==> run a: inputs <==
## uart_top
module  uart_top(
								input  clk,
								input  rst_n,
								input  din,
								input sw8,
								output  reg  [23:0] pic_out,
								output  reg [16:0] addr,
								output  reg wr_ram,
								output  tx,
								output  reg pic_done,    
								output  reg  pic_download,    
								output  reg [7:0] rgb_led
								);
Settings: LEC_CHECK=0, ABC_AREA=1, CAP_MARGIN=0, CORE_MARGIN=2, CORE_UTILIZATION=68, CTS_CLUSTER_DIAMETER=90, GPL_ROUTABILITY_DRIVEN=1, GPL_TIMING_DRIVEN=1, PLACE_DENSITY=0.37, SETUP_SLACK_MARGIN=0.66, SLEW_MARGIN=20; clock period 2.26 ns.
run.sh (not shown) runs the stock make flow with config.mk's settings and CLKGATE_MAP_FILE=.
==> inputs of run b, as changes to run a <==
==> flow/config.mk (replaced) <==
export PLATFORM = sky130hd
export DESIGN_NAME = uart_top
export DESIGN_NICKNAME = uart_top
export VERILOG_FILES = /design/flow/design.v
export SDC_FILE = /design/flow/constraint.sdc
export NUM_CORES = 4
export LEC_CHECK = 0
export CAP_MARGIN = 30
export CORE_MARGIN = 2
export CORE_UTILIZATION = 65
export CTS_CLUSTER_DIAMETER = 260
export GPL_ROUTABILITY_DRIVEN = 1
export GPL_TIMING_DRIVEN = 1
export SLEW_MARGIN = 20
==> flow/constraint.sdc (replaced) <==
create_clock -name core_clock -period 3.42 [get_ports {clk}]
set_input_delay 0.6840 -clock core_clock [delete_from_list [all_inputs] [get_ports {clk}]]
set_output_delay 0.6840 -clock core_clock [all_outputs]
set_load 0.01 [all_outputs]
==> inputs of run c, as changes to run a <==
==> flow/config.mk (replaced) <==
export PLATFORM = sky130hd
export DESIGN_NAME = uart_top
export DESIGN_NICKNAME = uart_top
export VERILOG_FILES = /design/flow/design.v
export SDC_FILE = /design/flow/constraint.sdc
export NUM_CORES = 4
export LEC_CHECK = 0
export ABC_AREA = 1
export CAP_MARGIN = 15
export CORE_MARGIN = 2
export CORE_UTILIZATION = 72
export CTS_CLUSTER_DIAMETER = 222
export CTS_CLUSTER_SIZE = 38
export SETUP_SLACK_MARGIN = 0.66
export SLEW_MARGIN = 20
==> flow/constraint.sdc (replaced) <==
create_clock -name core_clock -period 6.84 [get_ports {clk}]
set_input_delay 1.3680 -clock core_clock [delete_from_list [all_inputs] [get_ports {clk}]]
set_output_delay 1.3680 -clock core_clock [all_outputs]
set_load 0.01 [all_outputs]
==> run_summary.xml <==
<?xml version="1.0" encoding="UTF-8"?>
<metrics>
  <group name="pwr">
    <metric name="comb-power" unit="mW">0.899</metric>
    <metric name="swShare" unit="%">28.97</metric>
  </group>
  <group name="logic_synthesis">
    <metric name="yosysSeqAreaShare" unit="%">60.73</metric>
    <metric name="yosys.area_share.aoi" unit="%">5.244</metric>
    <metric name="simple_gate_area_share" unit="%">13.63</metric>
  </group>
  <group name="run_status">
    <metric name="result_of_the_run" unit="">no timing/DRC/antenna violations</metric>
  </group>
  <group name="finish">
    <metric name="clockNetworkAreaShare" unit="%">7.266</metric>
    <metric name="final-nonclk-buf-share" unit="%">7.753</metric>
  </group>
  <group name="clocking">
    <metric name="post_cts_clock_slew_at_the_launch_and_capture_registers_of_the_worst_setup_and_hold_paths" unit="ns">0.07</metric>
  </group>
  <group name="floorplanning">
    <metric name="tap-cell-count" unit="">133</metric>
  </group>
  <group name="worst_setup_path">
    <metric name="timing.rr.end" unit="">uart_rx.dout[2]</metric>
  </group>
</metrics>
The numbers above come from run b.

==> run_summary.xml <==
<?xml version="1.0" encoding="UTF-8"?>
<metrics>
  <group name="finish">
    <metric name="final-nonclk-buf-share" unit="%">6.879</metric>
    <metric name="clockNetworkAreaShare" unit="%">6.666</metric>
  </group>
  <group name="clocking">
    <metric name="post_cts_clock_slew_at_the_launch_and_capture_registers_of_the_worst_setup_and_hold_paths" unit="ns">0.06</metric>
  </group>
  <group name="pwr">
    <metric name="comb-power" unit="mW">0.485</metric>
  </group>
  <group name="logic_synthesis">
    <metric name="simple_gate_area_share" unit="%">23.09</metric>
    <metric name="yosysSeqAreaShare" unit="%">57.61</metric>
    <metric name="yosys.area_share.aoi" unit="%">5.688</metric>
  </group>
  <group name="floorplanning">
    <metric name="tap-cell-count" unit="">133</metric>
  </group>
  <group name="run_status">
    <metric name="result_of_the_run" unit="">no timing/DRC/antenna violations</metric>
  </group>
  <group name="worst_setup_path">
    <metric name="timing.rr.end" unit="">uart_rx.dout[1]</metric>
  </group>
</metrics>
The numbers above come from run c.

==> run_summary.xml <==
<?xml version="1.0" encoding="UTF-8"?>
<metrics>
  <group name="sta">
    <metric name="postLayoutSetupSlackWorst" unit="ns">-0.4496</metric>
    <metric name="setup_viol" unit="">8</metric>
  </group>
  <group name="logic_synthesis">
    <metric name="simple_gate_area_share" unit="%">23.09</metric>
  </group>
  <group name="run_status">
    <metric name="so_faults" unit="">negative setup slack</metric>
    <metric name="result_of_the_run" unit="">finished with violations</metric>
  </group>
  <group name="pwr">
    <metric name="swShare" unit="%">33.68</metric>
    <metric name="comb-power" unit="mW">2.66</metric>
  </group>
  <group name="finish">
    <metric name="clockNetworkAreaShare" unit="%">6.249</metric>
  </group>
  <group name="floorplanning">
    <metric name="tap-cell-count" unit="">136</metric>
  </group>
</metrics>
The numbers above come from run a.

Power is estimated from default activity; no workload was simulated.
